// cordic_2taylor
module cordic_2taylor (
input clk,
input reset,
input signed [15:0] ang,
input signed [15:0] xin,
input signed [15:0] yin,
output signed [15:0] Xout,
output signed [15:0] Yout);
Size: about 4,600 cells after synthesis, ~180 flip-flops.
clock: 5.13 ns
lec_check: 0
abc_area: 1
cap_margin: 20
core_margin: 2
core_utilization: 72
cts_cluster_diameter: 376
cts_cluster_size: 98
hold_slack_margin: -0.09
setup_slack_margin: 0.85
slew_margin: 20
tns_end_percent: 5
run.sh (not shown) runs the stock make flow with config.mk's settings and CLKGATE_MAP_FILE=.
The first run failed in 4_1_cts on DPL-0033.
Edit:
CORE_ASPECT_RATIO = 0.5   (was not set)
CTS_CLUSTER_DIAMETER = 338   (was 376)
CTS_CLUSTER_SIZE = 99   (was 98)
HOLD_SLACK_MARGIN = not set   (was -0.09)
PLACE_DENSITY = 0.43   (was not set)
SETUP_SLACK_MARGIN = not set   (was 0.85)
clock period = 8.23 ns   (was 5.13 ns; I/O delays follow)
=> Now the flow stopped in 5_1_grt with ODB-0269; synthesized area stays the same; die size hardly moves; synthesized cell count is unchanged.

* * *

== build 43 ==
cordic_2taylor again, from the RTL that the note above started with.
clock: 5.13 ns
lec_check: 0
abc_area: 1
cap_margin: 20
core_margin: 2
core_utilization: 72
cts_cluster_diameter: 378
cts_cluster_size: 98
place_density: 0.38
setup_slack_margin: 0.85
slew_margin: 20
tns_end_percent: 5
As the logs show, build 43 stopped at clock tree synthesis after a tool error, so it never reached the end of the flow.
#### Input delta (build 65 over build 43)
- a deleted CTS_CLUSTER_SIZE that had been 98
- a deleted TNS_END_PERCENT that had been 5
- a deleted SETUP_SLACK_MARGIN that had been 0.85
- a deleted ABC_AREA that had been 1
- a deleted CTS_CLUSTER_DIAMETER that had been 378
- a deleted PLACE_DENSITY that had been 0.38
- a change of CORE_UTILIZATION from 72 to 68
- a change of the clock period (ns, I/O delays scaled along) from 5.13 to 7.82
==> results <==
Finished, but not clean: build 65, with negative setup slack.
Going from build 43 to build 65, vertical die dimension went up by 8.9 µm; floorplan utilization shrank by 4.0 points; multiplexer fraction of the synthesized cell area moved up.
diff inputs: build 65 => build 96
- SETUP_SLACK_MARGIN newly set to -0.71
- CORE_UTILIZATION changed from 68 to 64
- the clock period (ns, I/O delays scaled along) changed from 7.82 to 7.15
[summary]
- | build 96 | all stages done | FAIL | negative setup slack |
- [diff] routed wire length, build 96 relative to build 65: improvement
- First-iteration DRC count, build 96 and build 65: smaller value in build 96
- Global-route usage over all layers: build 96 vs build 65 down 4.9 points
- Any difference in fraction of registers with async set or reset after synthesis between build 65 and build 96 is small enough to ignore.
- Relative to build 65, final cell count has gone up in build 96.
- Between build 65 and build 96, the fraction of area in registers figures differ only marginally.
- Build 96 improves on build 65 in final setup skew.
- Mapped cell area delta (build 96 -> build 65): insignificant
- Delta (build 96 minus build 65): data arrival time at the worst-slack endpoint went down by 1170 ps; minimum setup slack in the final design went up by 530 ps.
Relative to build 96, the following input files were edited for build 95:
- CORE_UTILIZATION: 64 -> 66
- SETUP_SLACK_MARGIN: -0.71 -> unset
- the clock period (ns, I/O delays scaled along): 7.15 -> 8.35
Results
- Although build 95 finished all stages, its layout failed final checks on negative setup slack.
- Detailed-placement wirelength estimate is higher on build 96
- Run comparison: build 95 worst setup path startpoint xin[1]; build 96 worst setup path startpoint xin[5]
- Compared with build 96, in build 95 routability congestion estimate from global placement went down by 0.037, final-stage net count lower.

* * *

Starting RTL as in the previous note.
export LEC_CHECK = 0
export CAP_MARGIN = 35
export CELL_PAD_IN_SITES_DETAIL_PLACEMENT = 1
export CORE_ASPECT_RATIO = 1.24
export CORE_MARGIN = 3
export CORE_UTILIZATION = 40
export GPL_TIMING_DRIVEN = 0
export HOLD_SLACK_MARGIN = 0.13
export PLACE_DENSITY_LB_ADDON = 0.26
export SETUP_SLACK_MARGIN = -1.14
export SLEW_MARGIN = 20
export TNS_END_PERCENT = 50
create_clock -name core_clock -period 13.7 [get_ports {clk}]
The baseline completed with no timing, DRC or antenna violations.
Then changed:
- CAP_MARGIN: 35 -> 20
- CELL_PAD_IN_SITES_DETAIL_PLACEMENT: 1 -> not set
- CORE_ASPECT_RATIO: 1.24 -> not set
- CORE_MARGIN: 3 -> 2
- CORE_UTILIZATION: 40 -> 18
- GPL_TIMING_DRIVEN: 0 -> not set
- HOLD_SLACK_MARGIN: 0.13 -> not set
- PLACE_DENSITY_LB_ADDON: 0.26 -> not set
- SETUP_SLACK_MARGIN: -1.14 -> not set
- TNS_END_PERCENT: 50 -> not set
- clock period: 13.7 -> 9.78 ns (I/O delays scaled with it)
Utilization drops by 21 points.
Worst setup slack loses 0.98 ns.
Register-to-register slack loses 2.5 ns.
Wire length drops by 10%.
Via count drops by 0.78%.
Global-route usage drops by 15 points.

* * *

cordic_2taylor again, from the RTL that the note above started with.
clock: 10.0 ns
lec_check: 0
cap_margin: 0
core_margin: 2
core_utilization: 40
gpl_timing_driven: 0
slew_margin: 20
Next try:
- CAP_MARGIN: 0 -> 20
- CELL_PAD_IN_SITES_DETAIL_PLACEMENT: not set -> 2
- GPL_ROUTABILITY_DRIVEN: not set -> 0
- GPL_TIMING_DRIVEN: 0 -> not set
- MAX_ROUTING_LAYER: not set -> met4
- SETUP_SLACK_MARGIN: not set -> 2.05
- TNS_END_PERCENT: not set -> 60
What happened:
- The new run died in global routing
- die area does not change
- synthesized area stays the same
- synthesized cell count does not change
Next try:
- CELL_PAD_IN_SITES_DETAIL_PLACEMENT: 2 -> not set
- SETUP_SLACK_MARGIN: 2.05 -> not set
- TNS_END_PERCENT: 60 -> not set
Effect: The new run produced a clean layout; die area is unchanged; synthesized cell count stays the same; area after synthesis does not change.

* * *

== build 68 ==
Starting RTL as in the previous note.
Settings: LEC_CHECK=0, CAP_MARGIN=20, CORE_MARGIN=2, CORE_UTILIZATION=72, CTS_CLUSTER_DIAMETER=373, HOLD_SLACK_MARGIN=-0.1, PLACE_DENSITY=0.65, SETUP_SLACK_MARGIN=-0.71, SLEW_MARGIN=20; clock period 7.15 ns.
The flow ended early for build 68: it failed with a tool error in 5_1_grt.
Input changes introduced in build 87 (baseline for comparison: build 68):
Settings: a deleted SETUP_SLACK_MARGIN that had been -0.71; a deleted HOLD_SLACK_MARGIN that had been -0.1; a deleted PLACE_DENSITY that had been 0.65; a change of CORE_UTILIZATION from 72 to 40; a deleted CTS_CLUSTER_DIAMETER that had been 373; a change of the clock period (ns, I/O delays scaled along) from 7.15 to 9.78.
Findings:
Comparing build 87 and build 68, number of placement rows is lower on build 68. The adder-cell share of the synthesized area on build 87 is in line with that on build 68. Going from build 68 to build 87, chip area now larger, routability-driven placement congestion ratio now smaller, share of synthesized registers carrying an async set or reset comparable. Number of cells after detailed placement, build 87 and build 68: larger value in build 87. Reported for build 87 and build 68, clock buffer count from CTS turned out identical to the last digit. Build 87 | status: complete | timing, DRC, antenna: pass. Diff build 68 -> build 87: count of instances resized after the clock tree is built went down; chip height up 72 um.
Setup changes, build 87 to build 19
Settings: CORE_UTILIZATION now 72, was 40; PLACE_DENSITY now 0.67, previously not set; SETUP_SLACK_MARGIN now -0.49, previously not set; the clock period (ns, I/O delays scaled along) now 8.35, was 9.78.
In build 19 the implementation ran to completion but is not tape-out ready, as the final checks report setup timing.
Combinational share of cell area ends up lower on build 87.
Re count of clock-net buffers in the final layout: build 87 and build 19 aren't equal, and the lower value belongs to build 87.
Changes observed in build 19 relative to build 87: total of cells resized after clock tree synthesis now sits higher, critical path depth moved up.
Build 87 -> build 19: final cell count without fillers decreased by a little under 10%
Build 87 -> build 19: number of global-route vias before repair increased by a little under 10%
Build 19 vs. build 87: final-layout worst hold slack increased by 6.3 ps relative to the old numbers, arrival time at the worst endpoint +700 ps.
diff inputs: build 19 => build 22
Settings: a deleted PLACE_DENSITY that had been 0.67; a change of CORE_UTILIZATION from 72 to 71; an added PLACE_DENSITY_LB_ADDON of 0.24; a change of SETUP_SLACK_MARGIN from -0.49 to 2.41.
Findings:
The flow ended early for build 22: it failed with a tool error in 5_1_grt. Compared with build 19, build 22 shows a higher floorplan row count. Comparing build 22 with build 19, the count of instantiated cells in the yosys netlist came out essentially unchanged. Changes observed in build 22 relative to build 19: starting utilization of the core area -1.6 points; flop and latch count out of synthesis level. Diff build 19 and build 22: final weighted congestion in routability-driven placement higher in build 22. Relative to build 19, the overall die width measured on build 22 has increased slightly. Build 22: die size 1.4% above build 19. Changes observed in build 22 relative to build 19: worst setup slack before clock tree synthesis moved up, vertical extent of the die moved up, total cell area at the placement stage moved up, final HPWL from detailed placement moved up.
The following lists how build 48 was set up differently from build 22:
Settings: PLACE_DENSITY_LB_ADDON removed (was 0.24); CORE_UTILIZATION changed from 71 to 58; SETUP_SLACK_MARGIN removed (was 2.41); the clock period (ns, I/O delays scaled along) changed from 8.35 to 5.43.
--- outcome ---
- Build 22: aborted in 5_1_grt (tool error)
- Build 48 failed in 5_1_grt with GRT-0232.
- [compare] base=build 22 new=build 48: sequential cell area fraction in the yosys report neither gained nor lost much; synthesized netlist net count did not really move; placeable core area grew by 0.0099 mm^2; width of the die increased by 10% relative to the old numbers; number of placement rows moved up.
